**design/flow/config.mk**
```make
export PLATFORM = sky130hd
export DESIGN_NAME = TL_UART
export DESIGN_NICKNAME = TL_UART
export VERILOG_FILES = /design/flow/design.v
export SDC_FILE = /design/flow/constraint.sdc
export NUM_CORES = 4
export LEC_CHECK = 0
export CAP_MARGIN = 0
export CORE_ASPECT_RATIO = 0.71
export CORE_MARGIN = 2
export CORE_UTILIZATION = 70
export CTS_CLUSTER_SIZE = 39
export MAX_ROUTING_LAYER = met4
export SETUP_SLACK_MARGIN = 0.45
export SLEW_MARGIN = 20
```
**design/flow/constraint.sdc**
```tcl
create_clock -name core_clock -period 2.63 [get_ports {uart_clock_i}]
set_input_delay 0.5260 -clock core_clock [delete_from_list [all_inputs] [get_ports {uart_clock_i}]]
set_output_delay 0.5260 -clock core_clock [all_outputs]
set_load 0.01 [all_outputs]
```
**design/flow/design.v**
```verilog
module fifo_sync #(
    parameter FW = 32,
    parameter DW = 32,
    parameter MD = 0,
    parameter SYNC_RD = 1,
    localparam WT_W = $clog2(FW)-1
) (
    input   wire logic          clk_i,
    input   wire logic          reset_i,
    input   wire logic          wr_en_i,
    input   wire logic [DW-1:0] wr_data_i,
    output  wire logic          full_o,
    input   wire logic          rd_i,
    output  logic      [DW-1:0] rd_data_o,
    output  wire logic          empty_o,
    output  logic               underflow_o,
    output  logic               overflow_o,
    input   wire logic [WT_W:0] threshold_i,
    output  wire logic          threshold_o
);
    reg [DW-1:0] fifo [0:FW-1];
    reg [$clog2(FW):0] read_ptr;
    reg [$clog2(FW):0] write_ptr;
    assign empty_o = (read_ptr == write_ptr);
    assign full_o = (write_ptr[$clog2(FW)] != read_ptr[$clog2(FW)]) & (read_ptr[$clog2(FW)-1:0] == write_ptr[$clog2(FW)-1:0]);
    always_ff @(posedge clk_i) begin
        if (reset_i) begin
            read_ptr <= 0;
            write_ptr <= 0;
        end
        if (~reset_i & wr_en_i & ~full_o) begin
            write_ptr <= write_ptr + 1;
        end
        if (~reset_i & rd_i & ~empty_o) begin
            read_ptr <= read_ptr + 1;
        end
    end
    always_ff @(posedge clk_i) begin
        if (~reset_i & wr_en_i & ~full_o) begin
            fifo[write_ptr[$clog2(FW)-1:0]] <= wr_data_i;
        end
        underflow_o <= empty_o & rd_i;
        overflow_o <= full_o & wr_en_i;
    end
    generate if (SYNC_RD) begin : __sfifo_if_synchronous_reads
        always_ff @(posedge clk_i) begin
            rd_data_o <= fifo[read_ptr[$clog2(FW)-1:0]];
        end
    end else begin : __sfifo_if_synchronous_reads
        assign rd_data_o = fifo[read_ptr[$clog2(FW)-1:0]];
    end endgenerate
    generate if (MD==0) begin : __sfifo_gen_lt
        assign threshold_o = (write_ptr[$clog2(FW)-1:0]-read_ptr[$clog2(FW)-1:0]) < threshold_i;
    end else if (MD==1) begin : __sfifo_gen_mt
        assign threshold_o = (write_ptr[$clog2(FW)-1:0]-read_ptr[$clog2(FW)-1:0]) > threshold_i;
    end else if (MD==3) begin : __sfifo_gen_le
        assign threshold_o = (write_ptr[$clog2(FW)-1:0]-read_ptr[$clog2(FW)-1:0]) <= threshold_i;
    end else if (MD==2) begin : __sfifo_gen_me
        assign threshold_o = (write_ptr[$clog2(FW)-1:0]-read_ptr[$clog2(FW)-1:0]) >= threshold_i;
    end endgenerate
endmodule
module tl_skdbf #(
    parameter DW   = 8,
    parameter SYNC = 0
) (
    input  wire logic          clk_i,
    input  wire logic          rst_i,
    input  wire logic          combinational_ready_i,
    output logic      [DW-1:0] cycle_data_o,
    output logic               cycle_vld_o,
    output logic               registered_ready_o,
    input  wire logic [DW-1:0] registered_data_i,
    input  wire logic          registered_vld_i
);
  reg [DW-1:0] held_data;
  reg held_vld;
  wire hold_data;
  assign hold_data = !combinational_ready_i & registered_ready_o & cycle_vld_o & registered_vld_i;
  assign registered_ready_o = !held_vld;
  always_ff @(posedge clk_i) begin
    if (rst_i) begin
      held_vld  <= '0;
      held_data <= '0;
    end else if (hold_data) begin
      held_data <= registered_data_i;
      held_vld  <= 1'b1;
    end else if (combinational_ready_i) begin
      held_vld <= '0;
    end
  end
  generate
    if (SYNC) begin : __skdbf_if_sync
      always_ff @(posedge clk_i) begin
        cycle_data_o <= held_vld ? held_data : registered_data_i;
        cycle_vld_o  <= rst_i ? 1'b0 : held_vld | registered_vld_i;
      end
    end else begin : __skdbf_if_async
      assign cycle_data_o = held_vld ? held_data : registered_data_i;
      assign cycle_vld_o  = held_vld | registered_vld_i;
    end
  endgenerate
endmodule
module uart_tx (
    input  wire        clock,
    input  wire        resetn,
    input  wire [15:0] bauddiv_i,      
    input  wire        tx_i,
    input  wire [ 7:0] tx_byte_i,
    output wire        tx_dequeue_o,
    output wire        tx_o,
    output wire        tx_busy_o
);
  reg start_q, byte_q, stop_q, cmpl_q, tx_q;
  reg [15:0] counter_q;
  reg [7:0] tx_byte_q;
  reg [2:0] byte_cnt_q;
  wire zero;
  assign zero = counter_q == 16'd0;
  assign tx_o = tx_q;
  assign tx_dequeue_o = cmpl_q;
  assign tx_busy_o = start_q | byte_q | stop_q | cmpl_q;
  always_ff @(posedge clock)
    if (!resetn || !(start_q || byte_q || stop_q) || zero || cmpl_q) counter_q <= bauddiv_i;
    else counter_q <= counter_q - 1'b1;
  always_ff @(posedge clock)
    if (!resetn || !(start_q | stop_q | byte_q | cmpl_q)) tx_q <= 1'b1;
    else if (cmpl_q) tx_q <= 1'b1;
    else if (stop_q) tx_q <= 1'b1;
    else if (byte_q) tx_q <= tx_byte_q[0];
    else if (start_q) tx_q <= 1'b0;
  always_ff @(posedge clock)
    if (!resetn || cmpl_q) start_q <= 1'b0;
    else if (!start_q) start_q <= tx_i;
  always_ff @(posedge clock)
    if (!resetn || cmpl_q) byte_q <= 1'b0;
    else if (!byte_q) byte_q <= start_q && zero;
  always_ff @(posedge clock)
    if (!resetn || cmpl_q) stop_q <= 1'b0;
    else if (!stop_q) stop_q <= byte_q && zero && (byte_cnt_q == 3'd7);
  always_ff @(posedge clock)
    if (!resetn || cmpl_q) byte_cnt_q <= 3'd0;
    else if (byte_q && zero) byte_cnt_q <= byte_cnt_q + 3'd1;
  always_ff @(posedge clock)
    if (!resetn || (tx_i && !start_q)) tx_byte_q <= tx_byte_i;
    else if (byte_q && zero) tx_byte_q <= {1'b0, tx_byte_q[7:1]};
  always_ff @(posedge clock)
    if (!resetn || cmpl_q) cmpl_q <= 1'b0;
    else if (!cmpl_q) cmpl_q <= stop_q && zero;
endmodule
module uart_rx (
    input  wire        clock,
    input  wire        resetn,
    input  wire [15:0] bauddiv_i,   
    input  wire        rx_i,
    output wire [ 7:0] rx_byte_o,
    output wire        rx_o,
    output wire        rx_busy_o
);
  (* ASYNC_REG = "TRUE" *) reg rx_q, rx_qq;
  reg sample_q, start_q, stop_q, hbit_q, cmpl_q;
  reg [15:0] counter_q;
  reg [ 7:0] rx_byte_q;
  reg [ 2:0] byte_cnt_q;
  wire rx, zero, sample_en, shift_en, last_shift;
  assign rx = !rx_qq;
  assign zero = counter_q == '0;
  assign sample_en = counter_q == {1'b0, bauddiv_i[15:1]};
  assign shift_en = zero && sample_q && start_q && !stop_q;
  assign last_shift = byte_cnt_q == 3'd7 && shift_en;
  assign rx_o = cmpl_q;
  assign rx_byte_o = rx_byte_q;
  assign rx_busy_o = sample_q | start_q | stop_q | hbit_q | cmpl_q;
  always_ff @(posedge clock)
    if (!resetn) rx_q <= 1'b1;
    else rx_q <= rx_i;
  always_ff @(posedge clock)
    if (!resetn) rx_qq <= 1'b1;
    else rx_qq <= rx_q;
  always_ff @(posedge clock)
    if ((!rx & !(sample_q | start_q)) || zero || !resetn || (sample_en & sample_q & rx & !start_q) || rx_o)
      counter_q <= bauddiv_i;
    else counter_q <= counter_q - 1'b1;
  always_ff @(posedge clock)
    if (rx_o || !resetn) sample_q <= 1'b0;
    else if (!sample_q) sample_q <= rx;
  always_ff @(posedge clock)
    if (rx_o || !resetn) start_q <= 1'b0;
    else if (!start_q) start_q <= sample_en & sample_q & rx;
  always_ff @(posedge clock)
    if (rx_o || !resetn) rx_byte_q <= 8'd0;
    else if (shift_en) rx_byte_q <= {rx_qq, rx_byte_q[7:1]};
  always_ff @(posedge clock)
    if (rx_o || !resetn) byte_cnt_q <= 3'd0;
    else if (shift_en) byte_cnt_q <= byte_cnt_q + 1'b1;
  always_ff @(posedge clock)
    if (rx_o || !resetn) stop_q <= 1'b0;
    else if (!stop_q) stop_q <= last_shift;
  always_ff @(posedge clock)
    if (rx_o || !resetn) hbit_q <= 1'b0;
    else if (stop_q && (counter_q == '0)) hbit_q <= 1'b1;
  always_ff @(posedge clock)
    if (rx_o || !resetn) cmpl_q <= 1'b0;
    else if (hbit_q && (counter_q == {1'b0, bauddiv_i[15:1]})) cmpl_q <= 1'b1;
endmodule
`default_nettype none
module TL_UART #(
    parameter [15:0] C_DEFAULT_BAUD_RATE = 16'd868,
    parameter C_DEFAULT_TX_ON = 1,
    parameter C_DEFAULT_RX_ON = 1,
    parameter C_TILELINK_ID_WIDTH = 1
) (
    input  wire                           uart_clock_i,
    input  wire                           uart_reset_i,
    input  wire [                    2:0] uart_a_opcode,
    input  wire [                    2:0] uart_a_param,
    input  wire [                    2:0] uart_a_size,
    input  wire [C_TILELINK_ID_WIDTH-1:0] uart_a_source,
    input  wire [                   11:0] uart_a_address,
    input  wire [                    3:0] uart_a_mask,
    input  wire [                   31:0] uart_a_data,
    input  wire                           uart_a_corrupt,
    input  wire                           uart_a_valid,
    output wire                           uart_a_ready,
    output wire [                    2:0] uart_d_opcode,
    output wire [                    1:0] uart_d_param,
    output wire [                    2:0] uart_d_size,
    output wire [C_TILELINK_ID_WIDTH-1:0] uart_d_source,
    output wire                           uart_d_denied,
    output wire [                   31:0] uart_d_data,
    output wire                           uart_d_corrupt,
    output wire                           uart_d_valid,
    input  wire                           uart_d_ready,
    input  wire                           UART_RX,
    output wire                           UART_TX,
    output wire                           UART_RX_IRQ,
    output wire                           UART_TX_IRQ
);
  localparam AW = 12;
  localparam IW = C_TILELINK_ID_WIDTH;
  wire          a_ready;
  wire          a_valid;
  wire [   2:0] a_opcode;
  /*verilator lint_off UNUSED*/
  wire [   2:0] a_param;
  /*verilator lint_on UNUSED*/
  wire [   2:0] a_size;
  wire [IW-1:0] a_source;
  wire [  11:0] a_address;
  wire [   3:0] a_mask;
  wire [  31:0] a_data;
  wire          a_corrupt;
  wire          d_ready;
  reg  [   2:0] d_opcode_q;
  reg  [   1:0] d_param_q;
  reg  [   2:0] d_size_q;
  reg  [IW-1:0] d_source_q;
  reg           d_denied_q;
  reg  [  15:0] d_data_q;
  reg           d_corrupt_q;
  reg           d_valid_q;
localparam [2:0] Get = 3'd4;
localparam [2:0] PutFullData = 3'd0;
localparam [2:0] PutPartialData = 3'd1;
localparam [2:0] ArithmeticData = 3'd2;
localparam [2:0] LogicalData = 3'd3;
localparam [2:0] AMOXOR = 3'd0;
localparam [2:0] AMOOR = 3'd1;
localparam [2:0] AMOAND = 3'd2;
localparam [2:0] AMOSWAP = 3'd3;
localparam [2:0] AMOMIN = 3'd0;
localparam [2:0] AMOMAX = 3'd1;
localparam [2:0] AMOMINU = 3'd2;
localparam [2:0] AMOMAXU = 3'd3;
localparam [2:0] AMOADD = 3'd4;
function automatic TL_isWriteTo(input [AW-1:0] address, input [AW-1:0] address_t);
  TL_isWriteTo = (address == address_t) && a_valid && (d_ready || !d_valid_q) && (a_opcode==PutFullData || a_opcode==PutPartialData || a_opcode==ArithmeticData || a_opcode==LogicalData);
endfunction
function automatic TL_isReadTo(input [AW-1:0] address, input [AW-1:0] address_t);
  TL_isReadTo = (address == address_t) && a_valid && (d_ready || !d_valid_q) && (a_opcode == Get || a_opcode==ArithmeticData || a_opcode==LogicalData);
endfunction
function automatic [2:0] TL_RetCode();
  TL_RetCode = (a_opcode == PutFullData || a_opcode == PutPartialData) ? 3'd0 : 3'd1;
endfunction
  assign d_ready = uart_d_ready;
  assign a_ready = d_ready || !d_valid_q;
  assign uart_d_opcode = d_opcode_q;
  assign uart_d_param = d_param_q;
  assign uart_d_size = d_size_q;
  assign uart_d_source = d_source_q;
  assign uart_d_denied = d_denied_q;
  assign uart_d_data = {16'd0, d_data_q};
  assign uart_d_corrupt = d_corrupt_q;
  assign uart_d_valid = d_valid_q;
  tl_skdbf #(
      .DW  (58 + IW),
      .SYNC(0)
  ) skdbf_inst (
      .clk_i(uart_clock_i),
      .rst_i(uart_reset_i),
      .combinational_ready_i(a_ready),
      .cycle_data_o({a_opcode, a_param, a_size, a_source, a_address, a_mask, a_data, a_corrupt}),
      .cycle_vld_o(a_valid),
      .registered_ready_o(uart_a_ready),
      .registered_data_i({
        uart_a_opcode,
        uart_a_param,
        uart_a_size,
        uart_a_source,
        uart_a_address,
        uart_a_mask,
        uart_a_data,
        uart_a_corrupt
      }),
      .registered_vld_i(uart_a_valid)
  );
  localparam [11:0] REG_UART_CTRL = 12'h000;  
  localparam [11:0] REG_UART_STATUS = 12'h004;   
  localparam [11:0] REG_UART_FIFOAX = 12'h008;   
  localparam [11:0] REG_UART_BAUDDIV = 12'h00C;   
  logic [15:0] UARTCTRL_q, UARTSTATS_q, FIFOAX_q, BAUDDIV_q, DATA_r;
  wire tx_dequeue, rx_enqueue, tx_full, tx_empty, rx_full, rx_empty, tx_underflow, tx_overflow, rx_underflow, rx_overflow, rx_threshold, tx_threshold, rx_busy, tx_busy;
  wire [7:0] rx_char, tx_char, rx_head;
  assign FIFOAX_q[7:0] = rx_empty ? 8'd0 : rx_head;
  reg
      RX_q,
      TX_q,
      RX_WATERMARK_IRQ_q,
      TX_WATERMARK_IRQ_q,
      RX_WATERMARK_IRQEN_q,
      TX_WATERMARK_IRQEN_q;
  reg [4:0] RX_WATERMARK_q, TX_WATERMARK_q;
  assign UARTCTRL_q = {
    2'd0, TX_WATERMARK_IRQEN_q, RX_WATERMARK_IRQEN_q, TX_WATERMARK_q, RX_WATERMARK_q, TX_q, RX_q
  };
  assign FIFOAX_q[15:8] = 8'd0;
  assign UARTSTATS_q = {
    8'd0,
    tx_busy,
    TX_WATERMARK_IRQ_q,
    tx_empty,
    tx_full,
    rx_busy,
    RX_WATERMARK_IRQ_q,
    rx_empty,
    rx_full
  };
  assign UART_RX_IRQ = RX_WATERMARK_IRQ_q;
  assign UART_TX_IRQ = TX_WATERMARK_IRQ_q;
  logic [15:0] w_val;
  assign w_val = a_data[15:0];
  always_ff @(posedge uart_clock_i)
    if (uart_reset_i) TX_q <= C_DEFAULT_TX_ON == 1 ? 1'b1 : 1'b0;
    else if (TL_isWriteTo(a_address, REG_UART_CTRL)) TX_q <= w_val[1];
  always_ff @(posedge uart_clock_i)
    if (uart_reset_i) RX_q <= C_DEFAULT_RX_ON == 1 ? 1'b1 : 1'b0;
    else if (TL_isWriteTo(a_address, REG_UART_CTRL)) RX_q <= w_val[0];
  always_ff @(posedge uart_clock_i)
    if (uart_reset_i) RX_WATERMARK_q <= 5'd0;
    else if (TL_isWriteTo(a_address, REG_UART_CTRL)) RX_WATERMARK_q <= w_val[6:2];
  always_ff @(posedge uart_clock_i)
    if (uart_reset_i) TX_WATERMARK_q <= 5'd0;
    else if (TL_isWriteTo(a_address, REG_UART_CTRL)) TX_WATERMARK_q <= w_val[11:7];
  always_ff @(posedge uart_clock_i)
    if (uart_reset_i) RX_WATERMARK_IRQEN_q <= 1'b0;
    else if (TL_isWriteTo(a_address, REG_UART_CTRL)) RX_WATERMARK_IRQEN_q <= w_val[12];
  always_ff @(posedge uart_clock_i)
    if (uart_reset_i) TX_WATERMARK_IRQEN_q <= 1'b0;
    else if (TL_isWriteTo(a_address, REG_UART_CTRL)) TX_WATERMARK_IRQEN_q <= w_val[13];
  always_ff @(posedge uart_clock_i)
    if (uart_reset_i) RX_WATERMARK_IRQ_q <= 1'b0;
    else if (TL_isWriteTo(a_address, REG_UART_STATUS)) RX_WATERMARK_IRQ_q <= w_val[2];
    else if (RX_WATERMARK_IRQEN_q & rx_threshold & !RX_WATERMARK_IRQ_q) RX_WATERMARK_IRQ_q <= 1'b1;
    else if (!RX_WATERMARK_IRQEN_q) RX_WATERMARK_IRQ_q <= 1'b0;
  always_ff @(posedge uart_clock_i)
    if (uart_reset_i) TX_WATERMARK_IRQ_q <= 1'b0;
    else if (TL_isWriteTo(a_address, REG_UART_STATUS)) TX_WATERMARK_IRQ_q <= w_val[6];
    else if (TX_WATERMARK_IRQEN_q & tx_threshold) TX_WATERMARK_IRQ_q <= 1'b1;
    else if (!TX_WATERMARK_IRQEN_q) TX_WATERMARK_IRQ_q <= 1'b0;
  always_ff @(posedge uart_clock_i)
    if (uart_reset_i) BAUDDIV_q <= C_DEFAULT_BAUD_RATE;
    else if (TL_isWriteTo(a_address, REG_UART_BAUDDIV)) BAUDDIV_q <= w_val[15:0];
  always_comb
    if (TL_isReadTo(a_address, REG_UART_CTRL)) DATA_r = UARTCTRL_q;
    else if (TL_isReadTo(a_address, REG_UART_STATUS)) DATA_r = UARTSTATS_q;
    else if (TL_isReadTo(a_address, REG_UART_FIFOAX)) DATA_r = FIFOAX_q;
    else if (TL_isReadTo(a_address, REG_UART_BAUDDIV)) DATA_r = BAUDDIV_q;
    else DATA_r = 16'd0;
  always_ff @(posedge uart_clock_i)
    if (uart_reset_i) begin
      d_valid_q <= 1'b0;
    end else if (a_valid && (d_ready || !d_valid_q)) begin
      d_valid_q <= 1'b1;
      d_opcode_q <= TL_RetCode();
      d_param_q <= '0;
      d_size_q <= a_size;
      d_source_q <= a_source;
      d_denied_q <= 1'b0;
      d_data_q <= DATA_r;
      d_corrupt_q <= 1'b0;
    end else if (d_ready) begin
      d_valid_q <= 1'b0;
    end
  fifo_sync #(
      .FW(32),
      .DW(8),
      .MD(1),
      .SYNC_RD(0)
  ) rx_fifo_inst (
      .clk_i(uart_clock_i),
      .reset_i(uart_reset_i),
      .wr_en_i(UARTCTRL_q[0] & rx_enqueue),
      .wr_data_i(rx_char),
      .full_o(rx_full),
      .rd_i(TL_isReadTo(a_address, REG_UART_FIFOAX)),
      .rd_data_o(rx_head),
      .empty_o(rx_empty),
      .underflow_o(rx_underflow),
      .overflow_o(rx_overflow),
      .threshold_i(UARTCTRL_q[6:2]),
      .threshold_o(rx_threshold)
  );
  fifo_sync #(
      .FW(32),
      .DW(8),
      .MD(1),
      .SYNC_RD(0)
  ) tx_fifo_inst (
      .clk_i(uart_clock_i),
      .reset_i(uart_reset_i),
      .wr_en_i(TL_isWriteTo(a_address, REG_UART_FIFOAX)),
      .wr_data_i(a_data[7:0]),
      .full_o(tx_full),
      .rd_i(tx_dequeue),
      .rd_data_o(tx_char),
      .empty_o(tx_empty),
      .underflow_o(tx_underflow),
      .overflow_o(tx_overflow),
      .threshold_i(UARTCTRL_q[11:7]),
      .threshold_o(tx_threshold)
  );
  uart_rx uart_reciever (
      .clock(uart_clock_i),
      .resetn(!uart_reset_i),
      .bauddiv_i(BAUDDIV_q),
      .rx_i(UART_RX),
      .rx_byte_o(rx_char),
      .rx_o(rx_enqueue),
      .rx_busy_o(rx_busy)
  );
  uart_tx uart_trasmitter (
      .clock(uart_clock_i),
      .resetn(!uart_reset_i),
      .bauddiv_i(BAUDDIV_q),
      .tx_i(UARTCTRL_q[1] & !tx_empty),
      .tx_byte_i(tx_char),
      .tx_dequeue_o(tx_dequeue),
      .tx_o(UART_TX),
      .tx_busy_o(tx_busy)
  );
  /*verilator lint_off UNUSED*/
  wire unused;
  assign unused = (|a_data[31:16]) | tx_underflow | rx_underflow | tx_overflow | rx_overflow | (|a_mask) | a_corrupt;
  /*verilator lint_on UNUSED*/
endmodule
```
**design/flow/run.sh**
```bash
#!/bin/bash
# the make line also repeats each setting of config.mk as NAME=value (left out here)
make -C /OpenROAD-flow-scripts/flow DESIGN_CONFIG=/design/flow/config.mk WORK_HOME=/design/flow/orfs CLKGATE_MAP_FILE= finish
```
==> results.json, run 1 <==
{
  "r2r_cells": 13,
  "so.violations": "setup timing",
  "synth-xor-area-share_pct": 2.23,
  "rsz0062_at_grt": "yes",
  "chip_area_um2": 43200,
  "path_cells": "inv_2 > ha_4 > inv_1 > fa_2 > a21o_1 > a21oi_2 > xor2_1 > ha_1 > o21ai_2 > a21oi_1 > a2bb2oi_1 > o211ai_1 > a21oi_1",
  "port_buffers": 65,
  "timing.rr.start": "rx_fifo_inst.write_ptr[0]",
  "synthesis.area_um2": 29100,
  "status": "failed layout checks",
  "first_pass_iters": 8,
  "pg_clk_mw": 10.2,
  "power_switching_mw": 5.32,
  "cts_buffers": 61,
  "synth_cell_types": 69,
  "grt_pass1_wl_um": 128000,
  "die_x_um": 246,
  "grt.total_usage_pct": 42.8,
  "worstPathRequired_ps": 3100,
  "placed_area_um2": 31900,
  "reg2reg_to": "RX_WATERMARK_IRQ_q",
  "fill_cells": 1326,
  "most_common_cell": "edfxtp_1",
  "syn-instance-count": 1828,
  "clk_path_buf_depth": 3,
  "whs_path_depth": 3,
  "htreeDepth": 2,
  "combPwrFrac_pct": 6.3,
  "hold_class": "in -> reg",
  "postSynthSeqShare_pct": 67.8,
  "logic_family": "multiplexers",
  "yosysTopAreaCellShare_pct": 58.3,
  "top_cells_by_count": "edfxtp_1, nor2_1, nand2_1, mux4_2, dfxtp_1",
  "power_mw": 23.8,
  "num_rows": 62,
  "fin_area_um2": 36600,
  "cp.depth": 13,
  "pwr-share-clk_pct": 42.9,
  "cp_max_fo": 2,
  "setup.worst_path.class": "reg -> reg",
  "ant_nets": 0,
  "grt_pass1_vias": 18900,
  "grt_max_degree": 65,
  "endpoint": "RX_WATERMARK_IRQ_q",
  "fin_util_pct": 89.8,
  "power_leader": "registers",
  "async_flop_share_pct": 0,
  "leakagePower_nw": 12.3,
  "path_delay_family": "AND-OR/OR-AND gates",
  "p_seq_mw": 12.1,
  "fin_crit_sh_pct": 106,
  "tool_warnings": 63,
  "fin_hold_ws_ps": 326,
  "clockRootBuffer": "clkbuf_16",
  "wl_per_cell_um": 35.8,
  "clock.fmax_mhz": 358,
  "simple_gate_area_share_pct": 7.52,
  "p_int_mw": 18.5,
  "tns_ps": -213,
  "ys_chip_area_um2": 29100,
  "gp_congestion": 0.903,
  "post_drt_via_cell_ratio": 7.48,
  "crit_top_cell": "a21oi_1",
  "syn2layout_area_growth_pct": 25.8,
  "end_kind": "register",
  "clkLatencyLatePin_ps": 640,
  "yosys_cells": 1828,
  "overflow": 0,
  "worst_clock_skew_ps": 30.2,
  "compound_area_share_pct": 3.99,
  "switching_share_pct": 22.3,
  "finalWorstSetupSlack_ps": -160,
  "cap_viol_max_count": 0,
  "finalNetCount": 2229,
  "hold_violations": 0,
  "max_slew_margin_pct": 19.9,
  "path_clk_slew_ps": 80,
  "vdd_drop_max_uv": 683,
  "worst_slew_pin_slew_ps": 1190,
  "drt_iter0_drc": 3967,
  "pwr-share-seq_pct": 50.8,
  "die.size.y_um": 176,
  "setup_viol": 2,
  "antenna_found_initial": 11,
  "pg_comb_mw": 1.51,
  "final-max-slew-violation-count": 0,
  "synthAdderAreaFrac_pct": 1.60,
  "power-per-cell-area_nw_per_um2": 651,
  "ys_seq_elements": 702,
  "wl_um": 97800,
  "cp_slowest_cell": "edfxtp_1",
  "cts_tree": "done",
  "hold_buffers": 0,
  "min_from": "uart_a_address[7]",
  "dp_hpwl_um": 49100,
  "clock_sinks": 702,
  "cp.arrival_ps": 3260,
  "synth_warnings": 5,
  "io_pins": 112,
  "topCellsByArea": "edfxtp_1, mux4_2, dfxtp_1",
  "start_kind": "register",
  "whs_endpoint": "skdbf_inst.held_data[44]",
  "critPathLaunch": "rx_fifo_inst.write_ptr[0]",
  "flop_cell": "edfxtp_1",
  "core_um2": 40700,
  "mux_share_pct": 14.5,
  "largest_area_cell": "edfxtp_1",
  "period_needed_ps": 2790,
  "path_buffers": 2,
  "floorplanUtilization_pct": 71.4,
  "routed-via-count": 20500,
  "synth_area_per_cell_um2": 15.9,
  "drc": 0,
  "slowest_delay_ps": 400,
  "synth-edff-count": 565,
  "reg2reg_slack_ps": -160
}
[stage by stage]
stage	worst slack, ps	cells
finish	-160	2735
global route	-195	2735
CTS	170	2708
detailed placement	-588	2518
global placement	-465	2518
floorplan	252	1849
[layer usage]
layer | GRT usage (%) | vias up | part of all wire [%]
met5 | - | - | 0
li1 | - | 7594 | -
met2 | 61.0 | 2362 | 44
met1 | 61.3 | 9936 | 33
met3 | 10.9 | 562 | 16
met4 | 14.9 | 0 | 6.9
[repair_timing]
action	in CTS	in global routing
gates resized	225	110
pin swaps	77	64
hold endpoints to repair	0	0
endpoints found under the setup margin	633	665
buffers inserted	60	15
cloned	16	1
[final cells by class]
class | instances | area, um2 | area share, %
Sequential cell | 702 | 19700 | 54.0
Multi-Input combinational cell | 1007 | 10200 | 27.9
Timing Repair Buffer | 321 | 3580 | 9.78
Clock buffer | 83 | 1760 | 4.82
Tap cell | 544 | 681 | 1.86
Clock inverter | 31 | 454 | 1.24
Inverter | 36 | 135 | 0.369
Antenna cell | 11 | 27.5 | 0.0752
==> run 2: changes to the inputs <==
CAP_MARGIN = 20   (was 0)
CORE_ASPECT_RATIO = not set   (was 0.71)
CORE_UTILIZATION = 64   (was 70)
CTS_CLUSTER_SIZE = not set   (was 39)
MAX_ROUTING_LAYER = not set   (was met4)
PLACE_DENSITY = 0.6   (was not set)
SETUP_SLACK_MARGIN = not set   (was 0.45)
clock period = 4.73 ns   (was 2.63 ns; I/O delays follow)
==> results.json, run 2 <==
{
  "tool_warnings": 60,
  "top_cells_by_count": "edfxtp_1, nor2_1, nand2_1, mux4_2, dfxtp_1",
  "ctsResizeCount": 0,
  "setup.worst_path.class": "in -> reg",
  "worst_slew_pin_slew_ps": 1080,
  "synthAdderAreaFrac_pct": 1.60,
  "place.detailed.instances": 2459,
  "die.size.y_um": 217,
  "clock.fmax_mhz": 272,
  "power_switching_mw": 2.67,
  "dp_hpwl_um": 40300,
  "grt_pass1_wl_um": 97300,
  "cap_viol_max_count": 0,
  "async_flop_share_pct": 0,
  "chip_area_um2": 47200,
  "start_kind": "input port",
  "antenna_found_initial": 0,
  "compound_area_share_pct": 3.99,
  "max_slew_margin_pct": 27.8,
  "finalNetCount": 2034,
  "fin_hold_ws_ps": 411,
  "pg_clk_mw": 5.85,
  "path_delay_family": "simple AND/OR/NAND/NOR gates",
  "placed_area_um2": 30400,
  "min_from": "uart_reciever.rx_q",
  "path_clk_slew_ps": 60,
  "fill_cells": 2832,
  "timing.rr.start": "rx_fifo_inst.write_ptr[2]",
  "grt_pass1_vias": 16000,
  "reg2reg_slack_ps": 1170,
  "synth_area_per_cell_um2": 15.9,
  "yosysTopAreaCellShare_pct": 58.3,
  "cts_tree": "done",
  "cp_max_fo": 8,
  "final-max-slew-violation-count": 0,
  "cp.arrival_ps": 3900,
  "vdd_drop_max_uv": 405,
  "clk_path_buf_depth": 3,
  "yosys_cells": 1828,
  "fin_crit_sh_pct": 77.6,
  "ant_nets": 0,
  "p_int_mw": 10.4,
  "critPathLaunch": "uart_a_address[1]",
  "grt_max_degree": 75,
  "grt.total_usage_pct": 27.8,
  "simple_gate_area_share_pct": 7.52,
  "reg2reg_to": "rx_fifo_inst.fifo[6][0]",
  "cts_buffers": 71,
  "largest_area_cell": "edfxtp_1",
  "mux_share_pct": 14.5,
  "worstPathRequired_ps": 4960,
  "wl_um": 63500,
  "cp_slowest_cell": "nor2_1",
  "postCtsSetupRepairBufs": 0,
  "ys_seq_elements": 702,
  "num_rows": 78,
  "most_common_cell": "edfxtp_1",
  "rsz0062_at_grt": "no",
  "p_seq_mw": 6.74,
  "status": "finished clean",
  "tns_ps": 0,
  "htreeDepth": 3,
  "clockRootBuffer": "clkbuf_16",
  "whs_endpoint": "uart_reciever.rx_qq",
  "synthesis.area_um2": 29100,
  "post_drt_via_cell_ratio": 6.12,
  "postSynthSeqShare_pct": 67.8,
  "pwr-share-seq_pct": 51.4,
  "routed-via-count": 15900,
  "logic_family": "multiplexers",
  "hold_class": "reg -> reg",
  "num_antenna_cells": 0,
  "gp_congestion": 0.847,
  "hold_buffers": 0,
  "floorplanUtilization_pct": 64.5,
  "period_needed_ps": 3670,
  "first_pass_iters": 5,
  "syn-instance-count": 1828,
  "drc": 0,
  "slowest_delay_ps": 710,
  "topCellsByArea": "edfxtp_1, mux4_2, dfxtp_1",
  "clock_sinks": 702,
  "worst_clock_skew_ps": 12.9,
  "endpoint": "tx_fifo_inst.fifo[15][1]",
  "ys_chip_area_um2": 29100,
  "hold_violations": 0,
  "synth-edff-count": 565,
  "io_pins": 112,
  "die_x_um": 217,
  "switching_share_pct": 20.4,
  "path_buffers": 1,
  "wl_per_cell_um": 24.5,
  "leakagePower_nw": 10.8,
  "power_leader": "registers",
  "drt_iter0_drc": 1714,
  "syn2layout_area_growth_pct": 13.1,
  "setup_viol": 0,
  "cp.depth": 7,
  "pg_comb_mw": 0.527,
  "whs_path_depth": 1,
  "synth-xor-area-share_pct": 2.23,
  "port_buffers": 65,
  "path_cells": "clkdlybuf4s50_1 > nor4_1 > nand4_1 > a221oi_4 > and2_1 > nand2_1 > nor2_1",
  "r2r_cells": 6,
  "synth_warnings": 5,
  "pwr-share-clk_pct": 44.6,
  "flop_cell": "edfxtp_1",
  "synth_cell_types": 69,
  "power_mw": 13.1,
  "fin_area_um2": 32900,
  "instances_no_fill": 2590,
  "power-per-cell-area_nw_per_um2": 399,
  "end_kind": "register",
  "clkLatencyLatePin_ps": 610,
  "combPwrFrac_pct": 4.0,
  "overflow": 0,
  "core_um2": 45100
}
==> run 2: per-layer routing <==
metal  GRT usage [%]  vias up  wire length, um
met2            45.7      525            31600
met5               0        -                0
li1                -     7154                -
met3            4.18      116             3270
met4            8.47        0             1770
met1            39.2     8067            26900
==> run 2: per-stage QoR <==
step | util [%] | setup slack (ps)
2_1_floorplan | - | 1450
6_report | 73.0 | 1060
4_1_cts | 72.9 | 1080
5_1_grt | 73.0 | 853
3_5_place_dp | 67.5 | 455
3_3_place_gp | 67.4 | 488
==> run 2: area by class of cell <==
| class | count | area (um2) | area share (%) |
|---|---|---|---|
| clock buffers | 91 | 1960 | 5.94 |
| clock inverters | 38 | 485 | 1.48 |
| inverters | 36 | 135 | 0.411 |
| multi-input cells | 1004 | 8760 | 26.6 |
| flip-flops and latches | 702 | 19700 | 60.0 |
| well taps | 600 | 751 | 2.28 |
| repair buffers | 119 | 1090 | 3.31 |
==> run 3: changes to the inputs <==
CORE_UTILIZATION = 70   (was 64)
CTS_CLUSTER_DIAMETER = 393   (was not set)
PLACE_DENSITY = not set   (was 0.6)
PLACE_DENSITY_LB_ADDON = 0.29   (was not set)
SETUP_SLACK_MARGIN = 0.33   (was not set)
clock period = 2.63 ns   (was 4.73 ns; I/O delays follow)
==> results.json, run 3 <==
{
  "reg2reg_slack_ps": -120,
  "fill_cells": 1410,
  "die.size.y_um": 208,
  "htreeDepth": 3,
  "first_pass_iters": 8,
  "compound_area_share_pct": 3.99,
  "wl_met3_um": 11200,
  "p_seq_mw": 12.1,
  "pg_comb_mw": 1.45,
  "cp.arrival_ps": 3270,
  "clk_path_buf_depth": 3,
  "synth_cell_types": 69,
  "start_kind": "register",
  "clkLatencyLatePin_ps": 620,
  "path_clk_slew_ps": 70,
  "p_int_mw": 18.2,
  "dp_hpwl_um": 45400,
  "endpoint": "RX_WATERMARK_IRQ_q",
  "logic_area_um2": 9940,
  "syn2layout_area_growth_pct": 23.2,
  "min_from": "uart_reset_i",
  "synth-xor-area-share_pct": 2.23,
  "final-max-slew-violation-count": 0,
  "cts_tree": "done",
  "pwr-share-clk_pct": 42.7,
  "reg2reg_to": "RX_WATERMARK_IRQ_q",
  "grt_max_degree": 65,
  "clockRootBuffer": "clkbuf_16",
  "critPathLaunch": "rx_fifo_inst.read_ptr[0]",
  "power_leader": "registers",
  "tool_warnings": 59,
  "num_rows": 74,
  "grt.total_usage_pct": 38.3,
  "path_delay_family": "adder cells",
  "yosysTopAreaCellShare_pct": 58.3,
  "setup_viol": 2,
  "synthAdderAreaFrac_pct": 1.60,
  "detailroute.wirelength.met2_um": 45200,
  "postSynthSeqShare_pct": 67.8,
  "fin_crit_sh_pct": 104,
  "max_slew_margin_pct": 34.0,
  "r2r_cells": 10,
  "switching_share_pct": 22.9,
  "vdd_drop_max_uv": 769,
  "power-per-cell-area_nw_per_um2": 660,
  "timing.rr.start": "rx_fifo_inst.read_ptr[0]",
  "logic_family": "multiplexers",
  "power_switching_mw": 5.42,
  "port_buffers": 65,
  "finalNetCount": 2215,
  "rsz0062_at_grt": "yes",
  "end_kind": "register",
  "io_pins": 112,
  "core_um2": 40900,
  "most_common_cell": "edfxtp_1",
  "path_buffers": 1,
  "floorplanUtilization_pct": 71.1,
  "whs_path_depth": 2,
  "so.violations": "setup timing",
  "path_cells": "ha_4 > inv_4 > fa_2 > ha_1 > nor2b_1 > o21ai_2 > a21oi_2 > a2bb2oi_2 > o211ai_1 > a21oi_1",
  "gp_congestion": 1.02,
  "tns_ps": -134,
  "whs_endpoint": "skdbf_inst.held_data[7]",
  "place.detailed.instances": 2495,
  "wl_met1_um": 29200,
  "syn-instance-count": 1828,
  "synth-edff-count": 565,
  "synth_warnings": 5,
  "flop_area_um2": 19700,
  "cp.depth": 10,
  "worst_slew_pin_slew_ps": 989,
  "flop_cell": "edfxtp_1",
  "combPwrFrac_pct": 6.1,
  "routed-via-count": 19900,
  "antenna_found_initial": 3,
  "drc": 0,
  "largest_area_cell": "edfxtp_1",
  "worst_clock_skew_ps": 30.4,
  "top_layer_used": "met5",
  "hold_violations": 0,
  "instances_no_fill": 2702,
  "grt_pass1_vias": 18800,
  "pg_clk_mw": 10.1,
  "hold_class": "in -> reg",
  "synth_area_per_cell_um2": 15.9,
  "chip_area_um2": 43200,
  "post_drt_via_cell_ratio": 7.37,
  "synthesis.area_um2": 29100,
  "pwr-share-seq_pct": 51.1,
  "wl_per_cell_um": 34.7,
  "mux_share_pct": 14.5,
  "slowest_delay_ps": 480,
  "cap_viol_max_count": 0,
  "wl_um": 93700,
  "setup.worst_path.class": "reg -> reg",
  "topCellsByArea": "edfxtp_1, mux4_2, dfxtp_1",
  "cts_buffers": 69,
  "ys_chip_area_um2": 29100,
  "cp_max_fo": 2,
  "cp_slowest_cell": "edfxtp_1",
  "yosys_cells": 1828,
  "top_cells_by_count": "edfxtp_1, nor2_1, nand2_1, mux4_2, dfxtp_1",
  "ant_nets": 0,
  "die_x_um": 208,
  "grt_pass1_wl_um": 121000,
  "overflow": 0,
  "ys_seq_elements": 702,
  "simple_gate_area_share_pct": 7.52,
  "clock_sinks": 702,
  "async_flop_share_pct": 0,
  "clock.fmax_mhz": 364,
  "place_ws_ps": -363,
  "fin_hold_ws_ps": 285,
  "drt_iter0_drc": 3450,
  "leakagePower_nw": 12.0,
  "status": "failed layout checks",
  "finalWorstSetupSlack_ps": -118,
  "worstPathRequired_ps": 3150,
  "period_needed_ps": 2750
}
-- run 3: routing by layer --
metal / track usage, % / vias to the layer above
li1: - / 7545
met1: 49.5 / 9703
met2: 65.1 / 2058
met3: 6.01 / 619
met4: 17.1 / 2
met5: 0 / -
-- run 3: area by class of cell --
cell class	instances	share of cell area [%]
flip-flops and latches	702	55.1
well taps	532	1.86
clock buffers	82	5.22
clock inverters	43	1.03
multi-input cells	1004	27.7
inverters	36	0.384
repair buffers	302	8.69
diodes	1	0.00698
-- run 3: timing repair --
action / 4_1_cts / 5_1_grt
resized: 120 / 153
setup endpoints to repair: 599 / 618
buffers inserted: 50 / 25
hold buffers: 0 / 0
gates cloned: 5 / 1
pin swaps: 44 / 56
-- run 3: through the flow --
| stage | utilization, % | total power, mW | cell area (um2) |
|---|---|---|---|
| 3_3_place_gp | 77.1 | 13.4 | 31600 |
| 6_report | 87.6 | 23.7 | 35800 |
| 5_1_grt | 87.6 | 24.0 | 35800 |
| 4_1_cts | 85.3 | 23.2 | 34900 |
| 3_5_place_dp | 77.1 | 13.4 | 31600 |
| 2_1_floorplan | - | 13.0 | 29500 |
==> run 4: changes to the inputs <==
ABC_AREA = 0   (was not set)
CAP_MARGIN = 25   (was 20)
CELL_PAD_IN_SITES_GLOBAL_PLACEMENT = 3   (was not set)
CORE_UTILIZATION = 40   (was 70)
CTS_CLUSTER_DIAMETER = 80   (was 393)
CTS_CLUSTER_SIZE = 29   (was not set)
GPL_ROUTABILITY_DRIVEN = 0   (was not set)
GPL_TIMING_DRIVEN = 1   (was not set)
MAX_ROUTING_LAYER = met5   (was not set)
PLACE_DENSITY_LB_ADDON = not set   (was 0.29)
SETUP_SLACK_MARGIN = -0.26   (was 0.33)
TNS_END_PERCENT = 90   (was not set)
clock period = 8.0 ns   (was 2.63 ns; I/O delays follow)
==> results.json, run 4 <==
{
  "grt_max_degree": 77,
  "setup.worst_path.class": "in -> reg",
  "overflow": 0,
  "place_ws_ps": 2450,
  "largest_area_cell": "edfxtp_1",
  "fin_crit_sh_pct": 60.0,
  "endpoint": "tx_fifo_inst.fifo[10][3]",
  "wl_um": 71100,
  "cts_tree": "done",
  "power_mw": 6.65,
  "setup_viol": 0,
  "tool_warnings": 58,
  "async_flop_share_pct": 0,
  "hold_buffers": 0,
  "topCellsByArea": "edfxtp_1, mux4_2, dfxtp_1",
  "worst_clock_skew_ps": 34.6,
  "dp_hpwl_um": 46300,
  "timing.rr.start": "rx_fifo_inst.write_ptr[2]",
  "clockRootBuffer": "clkbuf_16",
  "path_delay_family": "simple AND/OR/NAND/NOR gates",
  "clock_sinks": 702,
  "hold_violations": 0,
  "finalWorstSetupSlack_ps": 3200,
  "power_switching_mw": 1.50,
  "grt_pass1_vias": 15800,
  "end_kind": "register",
  "switching_share_pct": 22.5,
  "r2r_cells": 6,
  "cts_buffers": 38,
  "rsz0062_at_grt": "no",
  "yosys_cells": 1828,
  "path_clk_slew_ps": 100,
  "port_buffers": 65,
  "start_kind": "input port",
  "clk_path_buf_depth": 3,
  "worst_slew_pin_slew_ps": 1040,
  "path_buffers": 1,
  "worstPathRequired_ps": 8230,
  "postCtsSetupRepairBufs": 0,
  "flop_cell": "edfxtp_1",
  "syn2layout_area_growth_pct": 10.1,
  "simple_gate_area_share_pct": 7.52,
  "path_cells": "clkdlybuf4s50_1 > nor2b_1 > nand4_1 > a221oi_4 > and2_1 > nand2_1 > nor2_1",
  "grt_pass1_wl_um": 105000,
  "vdd_drop_max_uv": 155,
  "die.size.y_um": 274,
  "period_needed_ps": 4800,
  "cp_max_fo": 8,
  "combPwrFrac_pct": 4.8,
  "cp.arrival_ps": 5030,
  "ant_nets": 0,
  "reg2reg_slack_ps": 4170,
  "syn-instance-count": 1828,
  "top_cells_by_count": "edfxtp_1, nor2_1, nand2_1, mux4_2, dfxtp_1",
  "antenna_found_initial": 5,
  "drt_iter0_drc": 1262,
  "drc": 0,
  "slowest_delay_ps": 790,
  "clkLatencyLatePin_ps": 610,
  "num_rows": 98,
  "tns_ps": 0,
  "synth_warnings": 5,
  "finalNetCount": 1970,
  "post_drt_via_cell_ratio": 5.33,
  "first_pass_iters": 5,
  "pg_comb_mw": 0.321,
  "power-per-cell-area_nw_per_um2": 208,
  "routed-via-count": 15200,
  "compound_area_share_pct": 3.99,
  "floorplanUtilization_pct": 40.6,
  "synth_cell_types": 69,
  "pwr-share-clk_pct": 35.3,
  "critPathLaunch": "uart_a_valid",
  "pg_clk_mw": 2.35,
  "logic_family": "multiplexers",
  "cp_slowest_cell": "nor2_1",
  "cp.depth": 7,
  "whs_endpoint": "uart_reciever.rx_qq",
  "whs_path_depth": 1,
  "die_x_um": 274,
  "chip_area_um2": 74900,
  "synthAdderAreaFrac_pct": 1.60,
  "p_seq_mw": 3.98,
  "core_um2": 71700,
  "synth-xor-area-share_pct": 2.23,
  "p_int_mw": 5.16,
  "mux_share_pct": 14.5,
  "status": "finished clean",
  "postSynthSeqShare_pct": 67.8,
  "ys_chip_area_um2": 29100,
  "reg2reg_to": "rx_fifo_inst.fifo[27][4]",
  "synthesis.area_um2": 29100,
  "synth-edff-count": 565,
  "grt.total_usage_pct": 19.3,
  "hold_class": "reg -> reg",
  "power_leader": "registers",
  "most_common_cell": "edfxtp_1",
  "clock.fmax_mhz": 208,
  "max_slew_margin_pct": 30.2,
  "final-max-slew-violation-count": 0,
  "ctsResizeCount": 0,
  "leakagePower_nw": 10.1,
  "synth_area_per_cell_um2": 15.9,
  "wl_per_cell_um": 25.0,
  "io_pins": 112,
  "min_from": "uart_reciever.rx_q",
  "ys_seq_elements": 702,
  "cap_viol_max_count": 0,
  "htreeDepth": 2,
  "yosysTopAreaCellShare_pct": 58.3,
  "pwr-share-seq_pct": 59.8
}
-- run 4: metrics by stage --
| stage | instances | instance area [um2] | hold slack [ps] | utilization (%) |
|---|---|---|---|---|
| 2_1_floorplan | 1849 | 29200 | 389 | - |
| 3_3_place_gp | 2775 | 30600 | 395 | 42.7 |
| 3_5_place_dp | 2778 | 30600 | 392 | 42.7 |
| 4_1_cts | 2845 | 32000 | 415 | 44.6 |
| 5_1_grt | 2848 | 32000 | 432 | 44.6 |
| 6_report | 2848 | 32000 | 414 | 44.6 |
-- run 4: per-layer routing --
metal,share of wire (%),vias up,GRT usage (%),wire (um)
li1,-,7015,-,-
met1,46,7875,26.5,32500
met2,49,199,32.3,34600
met3,3.3,80,2.90,2340
met4,2.3,6,4.57,1630
met5,0.056,-,0,40
-- run 4: final cells by class --
type,count,area (um2)
diodes,1,2.50
clock buffers,45,1060
clock inverters,22,282
fillers,6415,39700
inverters,36,135
multi-input cells,1004,8760
flip-flops and latches,702,19700
well taps,950,1190
repair buffers,88,871
==> run 5: changes to the inputs <==
ABC_AREA = 1   (was 0)
CAP_MARGIN = 10   (was 25)
CELL_PAD_IN_SITES_GLOBAL_PLACEMENT = not set   (was 3)
CORE_UTILIZATION = 69   (was 40)
CTS_CLUSTER_DIAMETER = not set   (was 80)
CTS_CLUSTER_SIZE = 73   (was 29)
GPL_ROUTABILITY_DRIVEN = not set   (was 0)
GPL_TIMING_DRIVEN = not set   (was 1)
HOLD_SLACK_MARGIN = 0.3   (was not set)
MAX_ROUTING_LAYER = not set   (was met5)
PLACE_DENSITY = 0.6   (was not set)
SETUP_SLACK_MARGIN = 0.43   (was -0.26)
TNS_END_PERCENT = not set   (was 90)
clock period = 2.63 ns   (was 8.0 ns; I/O delays follow)
==> results.json, run 5 <==
{
  "whs_endpoint": "uart_reciever.rx_qq",
  "reg2reg_slack_ps": 150,
  "ys_chip_area_um2": 30200,
  "setup_viol": 0,
  "power_mw": 23.0,
  "cp.depth": 15,
  "pwr-share-seq_pct": 52.5,
  "async_flop_share_pct": 0,
  "wl_um": 75900,
  "path_delay_family": "adder cells",
  "worstPathRequired_ps": 3150,
  "clock_sinks": 702,
  "synth_warnings": 5,
  "detailroute.wirelength.met2_um": 35800,
  "cap_viol_max_count": 0,
  "simple_gate_area_share_pct": 16.8,
  "clk_path_buf_depth": 3,
  "dp_hpwl_um": 47400,
  "path_clk_slew_ps": 60,
  "switching_share_pct": 21.6,
  "p_seq_mw": 12.1,
  "fin_util_pct": 81.3,
  "whs_path_depth": 1,
  "wl_met3_um": 7500,
  "synth_area_per_cell_um2": 10.4,
  "synth_cell_types": 49,
  "topCellsByArea": "edfxtp_1, dfxtp_1, nand2_1",
  "port_buffers": 65,
  "max_slew_margin_pct": 37.1,
  "timing.rr.start": "rx_fifo_inst.write_ptr[0]",
  "critPathLaunch": "rx_fifo_inst.write_ptr[0]",
  "fin_area_um2": 35100,
  "combPwrFrac_pct": 6.1,
  "htreeDepth": 3,
  "fill_cells": 2608,
  "chip_area_um2": 45500,
  "num_antenna_cells": 0,
  "endpoint": "RX_WATERMARK_IRQ_q",
  "routed-via-count": 22100,
  "yosysTopAreaCellShare_pct": 56.1,
  "overflow": 0,
  "clock.fmax_mhz": 404,
  "setup.worst_path.class": "reg -> reg",
  "tns_ps": 0,
  "synthAdderAreaFrac_pct": 1.54,
  "largest_area_cell": "edfxtp_1",
  "finalNetCount": 3173,
  "drc": 0,
  "cts_tree": "done",
  "cp.arrival_ps": 3000,
  "slowest_delay_ps": 410,
  "io_pins": 112,
  "postSynthSeqShare_pct": 65.2,
  "flop_cell": "edfxtp_1",
  "top_cells_by_count": "edfxtp_1, nand2_1, nor2_1, o21ai_0, nand3_1",
  "post_drt_via_cell_ratio": 5.95,
  "status": "finished clean",
  "hold_violations": 0,
  "gp_congestion": 0.925,
  "synth-edff-count": 565,
  "ant_nets": 0,
  "tool_warnings": 63,
  "compound_area_share_pct": 9.33,
  "vdd_drop_max_uv": 709,
  "grt_max_degree": 123,
  "synth-xor-area-share_pct": 1.54,
  "period_needed_ps": 2480,
  "min_from": "uart_reciever.rx_q",
  "power_switching_mw": 4.98,
  "leakagePower_nw": 13.4,
  "pwr-share-clk_pct": 41.4,
  "p_int_mw": 18.1,
  "top_layer_used": "met4",
  "syn-instance-count": 2901,
  "clkLatencyLatePin_ps": 590,
  "reg2reg_to": "RX_WATERMARK_IRQ_q",
  "r2r_cells": 15,
  "logic_family": "simple AND/OR/NAND/NOR gates",
  "antenna_found_initial": 0,
  "path_buffers": 3,
  "synthesis.area_um2": 30200,
  "floorplanUtilization_pct": 70.0,
  "grt_pass1_vias": 20800,
  "mux_share_pct": 0.0662,
  "worst_slew_pin_slew_ps": 944,
  "placed_area_um2": 32300,
  "die_x_um": 213,
  "grt.total_usage_pct": 32.9,
  "power_leader": "registers",
  "clockRootBuffer": "clkbuf_16",
  "hold_buffers": 0,
  "end_kind": "register",
  "cp_max_fo": 2,
  "power-per-cell-area_nw_per_um2": 657,
  "logic_area_um2": 9280,
  "rsz0062_at_grt": "yes",
  "pg_comb_mw": 1.40,
  "syn2layout_area_growth_pct": 16.0,
  "ys_seq_elements": 702,
  "most_common_cell": "edfxtp_1",
  "start_kind": "register",
  "grt_pass1_wl_um": 114000,
  "core_um2": 43200,
  "cp_slowest_cell": "edfxtp_1",
  "first_pass_iters": 6,
  "drt_iter0_drc": 2634,
  "pg_clk_mw": 9.53,
  "fin_crit_sh_pct": 94.1,
  "die.size.y_um": 213,
  "wl_per_cell_um": 20.5,
  "path_cells": "inv_2 > ha_4 > inv_2 > fa_2 > nand3_2 > nand2_2 > xor2_1 > ha_1 > nand2_1 > nor2_1 > inv_1 > o221ai_1 > a21o_1 > nand2_1 > a21oi_2",
  "worst_clock_skew_ps": 14.2,
  "wl_met1_um": 30300,
  "num_rows": 76,
  "final-max-slew-violation-count": 0,
  "hold_class": "reg -> reg",
  "flop_area_um2": 19700,
  "cts_buffers": 70,
  "yosys_cells": 2901
}
==> run 5: layout make-up <==
| class | count | share of cell area [%] |
|---|---|---|
| inverters | 221 | 2.38 |
| flip-flops and latches | 702 | 56.2 |
| clock inverters | 27 | 0.553 |
| clock buffers | 96 | 5.66 |
| multi-input cells | 1826 | 26.4 |
| well taps | 585 | 2.09 |
| repair buffers | 252 | 6.68 |
==> run 5: through the flow <==
| stage | std cells | hold WS [ps] | setup slack, ps |
|---|---|---|---|
| 3_5_place_dp | 3564 | 400 | 5.46 |
| 2_1_floorplan | 2922 | 389 | 297 |
| 3_3_place_gp | 3564 | 401 | 16.5 |
| 4_1_cts | 3697 | 425 | 229 |
| 6_report | 3709 | 423 | 154 |
| 5_1_grt | 3709 | 441 | 37.6 |
==> run 5: per-layer routing <==
metal | vias to the layer above | global-route usage (%)
met4 | 0 | 11.3
met3 | 178 | 5.49
met1 | 10500 | 46.8
li1 | 10300 | -
met2 | 1142 | 52.4
met5 | - | 0
==> run 5: timing repair <==
action                                  4_1_cts  5_1_grt
pin swaps                                     4       13
gates resized                                26       99
cloned                                        0        0
setup buffers                                10       12
endpoints found under the setup margin      553      613
==> run 6: changes to the inputs <==
ABC_AREA = not set   (was 1)
CAP_MARGIN = 25   (was 10)
CORE_ASPECT_RATIO = 0.97   (was not set)
CORE_UTILIZATION = 70   (was 69)
CTS_CLUSTER_SIZE = 39   (was 73)
HOLD_SLACK_MARGIN = not set   (was 0.3)
MAX_ROUTING_LAYER = met4   (was not set)
PLACE_DENSITY = not set   (was 0.6)
SETUP_SLACK_MARGIN = 0.11   (was 0.43)
==> results.json, run 6 <==
{
  "largest_area_cell": "edfxtp_1",
  "first_pass_iters": 7,
  "tool_warnings": 60,
  "hold_violations": 0,
  "synth_cell_types": 69,
  "cp.depth": 7,
  "gp_congestion": 0.887,
  "clockRootBuffer": "clkbuf_16",
  "r2r_cells": 7,
  "vdd_drop_max_uv": 911,
  "floorplanUtilization_pct": 70.9,
  "finalNetCount": 2212,
  "cap_viol_max_count": 0,
  "fin_area_um2": 34300,
  "num_antenna_cells": 0,
  "grt_max_degree": 55,
  "top_cells_by_count": "edfxtp_1, nor2_1, nand2_1, mux4_2, dfxtp_1",
  "hold_class": "in -> reg",
  "p_seq_mw": 12.1,
  "cp_max_fo": 17,
  "grt_pass1_vias": 17300,
  "pwr-share-clk_pct": 42.1,
  "chip_area_um2": 43200,
  "fill_cells": 1969,
  "leakagePower_nw": 11.7,
  "endpoint": "d_data_q[5]",
  "antenna_found_initial": 0,
  "placed_area_um2": 31700,
  "status": "failed layout checks",
  "drt_iter0_drc": 1923,
  "whs_path_depth": 2,
  "cts_buffers": 69,
  "pwr-share-seq_pct": 52.7,
  "yosysTopAreaCellShare_pct": 58.3,
  "die.size.y_um": 205,
  "p_int_mw": 18.1,
  "die_x_um": 211,
  "grt_pass1_wl_um": 104000,
  "end_kind": "register",
  "dp_hpwl_um": 43400,
  "wl_per_cell_um": 26.1,
  "start_kind": "register",
  "compound_area_share_pct": 3.99,
  "pg_clk_mw": 9.65,
  "ys_chip_area_um2": 29100,
  "combPwrFrac_pct": 5.2,
  "clock_sinks": 702,
  "synth-xor-area-share_pct": 2.23,
  "grt.total_usage_pct": 34.1,
  "syn2layout_area_growth_pct": 18.0,
  "path_buffers": 2,
  "reg2reg_to": "d_data_q[5]",
  "synthAdderAreaFrac_pct": 1.60,
  "wl_um": 70300,
  "setup.worst_path.class": "reg -> reg",
  "ys_seq_elements": 702,
  "switching_share_pct": 21.1,
  "max_slew_margin_pct": 47.4,
  "cts_tree": "done",
  "worst_slew_pin_slew_ps": 788,
  "cp.arrival_ps": 3030,
  "pg_comb_mw": 1.18,
  "syn-instance-count": 1828,
  "setup_viol": 1,
  "min_from": "uart_reset_i",
  "overflow": 0,
  "routed-via-count": 17400,
  "simple_gate_area_share_pct": 7.52,
  "reg2reg_slack_ps": -50,
  "worstPathRequired_ps": 2980,
  "synthesis.area_um2": 29100,
  "path_cells": "buf_12 > mux4_2 > nor2b_1 > a2111oi_0 > buf_4 > o32ai_2 > a22o_1",
  "async_flop_share_pct": 0,
  "power-per-cell-area_nw_per_um2": 668,
  "num_rows": 73,
  "fin_crit_sh_pct": 102,
  "cp_slowest_cell": "a2111oi_0",
  "so.violations": "setup timing",
  "synth_warnings": 5,
  "most_common_cell": "edfxtp_1",
  "drc": 0,
  "rsz0062_at_grt": "yes",
  "clock.fmax_mhz": 372,
  "synth_area_per_cell_um2": 15.9,
  "power_switching_mw": 4.83,
  "worst_clock_skew_ps": 24.4,
  "mux_share_pct": 14.5,
  "htreeDepth": 3,
  "finalWorstSetupSlack_ps": -54.7,
  "core_um2": 41000,
  "path_delay_family": "AND-OR/OR-AND gates",
  "path_clk_slew_ps": 60,
  "io_pins": 112,
  "post_drt_via_cell_ratio": 6.47,
  "power_leader": "registers",
  "synth-edff-count": 565,
  "final-max-slew-violation-count": 0,
  "logic_family": "multiplexers",
  "period_needed_ps": 2680,
  "slowest_delay_ps": 650,
  "port_buffers": 65,
  "topCellsByArea": "edfxtp_1, mux4_2, dfxtp_1",
  "yosys_cells": 1828,
  "whs_endpoint": "uart_reciever.rx_q",
  "clk_path_buf_depth": 3,
  "clkLatencyLatePin_ps": 610,
  "flop_cell": "edfxtp_1",
  "fin_util_pct": 83.7,
  "postSynthSeqShare_pct": 67.8,
  "ant_nets": 0
}
==> run 6: layer usage <==
metal / share of wire (%) / wire [um] / vias up / track usage (%)
met1: 38 / 26600 / 8768 / 45.3
met5: 0 / 0 / - / -
met3: 8.2 / 5790 / 163 / 5.46
li1: - / - / 7510 / -
met4: 3.3 / 2350 / 0 / 10.8
met2: 51 / 35600 / 973 / 55.3
==> run 6: what timing repair did <==
action,4_1_cts,5_1_grt
hold endpoints to repair,0,0
buffers inserted,6,16
cloned,0,0
endpoints found under the setup margin,503,507
hold buffers,0,0
gates resized,14,35
pin swaps,2,16
==> run 6: cell type report <==
class	count	area, um2	area share, %
inverters	36	135	0.394
multi-input cells	1004	8950	26.1
well taps	525	657	1.91
clock inverters	37	284	0.828
clock buffers	90	1910	5.57
repair buffers	299	2660	7.74
flip-flops and latches	702	19700	57.5
==> run 6: through the flow <==
stage / instances / hold WS (ps) / setup WS (ps) / total power, mW / setup TNS, ps
4_1_cts: 2677 / 272 / 114 / 22.9 / 0
5_1_grt: 2693 / 289 / -180 / 23.4 / -182
3_3_place_gp: 2543 / 397 / -307 / 13.4 / -67870
3_5_place_dp: 2544 / 395 / -450 / 13.4 / -110850
2_1_floorplan: 1849 / 389 / 80.5 / 13.0 / 0
6_report: 2693 / 303 / -54.7 / 22.9 / -54.7
==> run 7: changes to the inputs <==
CAP_MARGIN = 20   (was 25)
CORE_ASPECT_RATIO = not set   (was 0.97)
CORE_UTILIZATION = 11   (was 70)
CTS_CLUSTER_SIZE = not set   (was 39)
MAX_ROUTING_LAYER = not set   (was met4)
PLACE_DENSITY = 0.6   (was not set)
SETUP_SLACK_MARGIN = not set   (was 0.11)
clock period = 11.4 ns   (was 2.63 ns; I/O delays follow)
==> results.json, run 7 <==
{
  "dp_hpwl_um": 46600,
  "ys_chip_area_um2": 29100,
  "cp.depth": 7,
  "whs_endpoint": "uart_trasmitter.counter_q[0]",
  "whs_path_depth": 1,
  "synthesis.area_um2": 29100,
  "grt.total_usage_pct": 5.04,
  "largest_area_cell": "edfxtp_1",
  "grt_pass1_vias": 15800,
  "fill_cells": 29100,
  "rsz0062_at_grt": "no",
  "cts_buffers": 73,
  "grt_pass1_wl_um": 103000,
  "switching_share_pct": 21.5,
  "cp.arrival_ps": 5260,
  "final-max-slew-violation-count": 0,
  "gp_congestion": 0.793,
  "finalNetCount": 2000,
  "routed-via-count": 15500,
  "pg_comb_mw": 0.215,
  "power-per-cell-area_nw_per_um2": 147,
  "mux_share_pct": 14.5,
  "hold_buffers": 0,
  "core_um2": 263000,
  "timing.rr.start": "skdbf_inst.held_vld",
  "ys_seq_elements": 702,
  "synth_area_per_cell_um2": 15.9,
  "vdd_drop_max_uv": 99.2,
  "power_mw": 5.32,
  "worst_slew_pin_slew_ps": 1080,
  "instances_no_fill": 5478,
  "clockRootBuffer": "clkbuf_16",
  "simple_gate_area_share_pct": 7.52,
  "cts_tree": "done",
  "worst_clock_skew_ps": 22.1,
  "path_delay_family": "simple AND/OR/NAND/NOR gates",
  "pwr-share-seq_pct": 52.7,
  "yosysTopAreaCellShare_pct": 58.3,
  "tool_warnings": 56,
  "drc": 0,
  "setup_viol": 0,
  "floorplanUtilization_pct": 11.1,
  "num_rows": 188,
  "first_pass_iters": 4,
  "most_common_cell": "edfxtp_1",
  "finalWorstSetupSlack_ps": 6360,
  "hold_class": "reg -> reg",
  "syn-instance-count": 1828,
  "max_slew_margin_pct": 27.9,
  "drt_iter0_drc": 1024,
  "chip_area_um2": 269000,
  "port_buffers": 65,
  "power_switching_mw": 1.14,
  "path_buffers": 1,
  "cap_viol_max_count": 0,
  "status": "finished clean",
  "synth_warnings": 5,
  "topCellsByArea": "edfxtp_1, mux4_2, dfxtp_1",
  "ant_nets": 0,
  "antenna_found_initial": 5,
  "ctsResizeCount": 0,
  "compound_area_share_pct": 3.99,
  "period_needed_ps": 5040,
  "fin_crit_sh_pct": 44.2,
  "io_pins": 112,
  "end_kind": "register",
  "async_flop_share_pct": 0,
  "die_x_um": 518,
  "fin_hold_ws_ps": 455,
  "power_leader": "registers",
  "overflow": 0,
  "htreeDepth": 3,
  "die.size.y_um": 518,
  "logic_family": "multiplexers",
  "synth-edff-count": 565,
  "min_from": "uart_trasmitter.counter_q[0]",
  "post_drt_via_cell_ratio": 2.84,
  "syn2layout_area_growth_pct": 24.2,
  "clkLatencyLatePin_ps": 630,
  "p_seq_mw": 2.80,
  "postSynthSeqShare_pct": 67.8,
  "place_ws_ps": 5740,
  "clock.fmax_mhz": 199,
  "critPathLaunch": "uart_a_address[2]",
  "synth_cell_types": 69,
  "cp_max_fo": 8,
  "postCtsSetupRepairBufs": 0,
  "tns_ps": 0,
  "place.detailed.instances": 5339,
  "pg_clk_mw": 2.30,
  "reg2reg_to": "tx_fifo_inst.fifo[17][4]",
  "path_clk_slew_ps": 60,
  "cp_slowest_cell": "nor2_1",
  "synth-xor-area-share_pct": 2.23,
  "hold_violations": 0,
  "combPwrFrac_pct": 4.1,
  "leakagePower_nw": 10.5,
  "slowest_delay_ps": 740,
  "path_cells": "clkdlybuf4s50_1 > mux2i_1 > nand3_1 > nor3_1 > and2_1 > nand2_1 > nor2_1",
  "flop_cell": "edfxtp_1",
  "wl_um": 69600,
  "reg2reg_slack_ps": 7690,
  "p_int_mw": 4.17,
  "placed_area_um2": 33800,
  "wl_per_cell_um": 12.7,
  "clk_path_buf_depth": 3,
  "endpoint": "tx_fifo_inst.fifo[17][4]",
  "pwr-share-clk_pct": 43.2,
  "worstPathRequired_ps": 11630,
  "top_cells_by_count": "edfxtp_1, nor2_1, nand2_1, mux4_2, dfxtp_1",
  "fin_area_um2": 36100,
  "synthAdderAreaFrac_pct": 1.60,
  "fin_util_pct": 13.7,
  "start_kind": "input port",
  "grt_max_degree": 74,
  "setup.worst_path.class": "in -> reg",
  "r2r_cells": 8,
  "clock_sinks": 702,
  "yosys_cells": 1828
}
## run 7: layer usage
layer  GRT usage [%]  vias up  routed length, um
met5               0        -                  0
met4            2.80        0               3480
met3           0.967       87               2820
met2            8.33      318              34200
met1            6.14     8017              29100
li1                -     7115                  -
## run 7: final cells by class
class,instances,area (um2),share of cell area (%)
Timing Repair Buffer,83,798,2.21
Multi-Input combinational cell,1004,8760,24.3
Clock buffer,102,2010,5.56
Tap cell,3515,4400,12.2
Sequential cell,702,19700,54.6
Inverter,36,135,0.374
Antenna cell,8,20.0,0.0554
Clock inverter,28,270,0.748
Power is estimated from default activity; no workload was simulated.
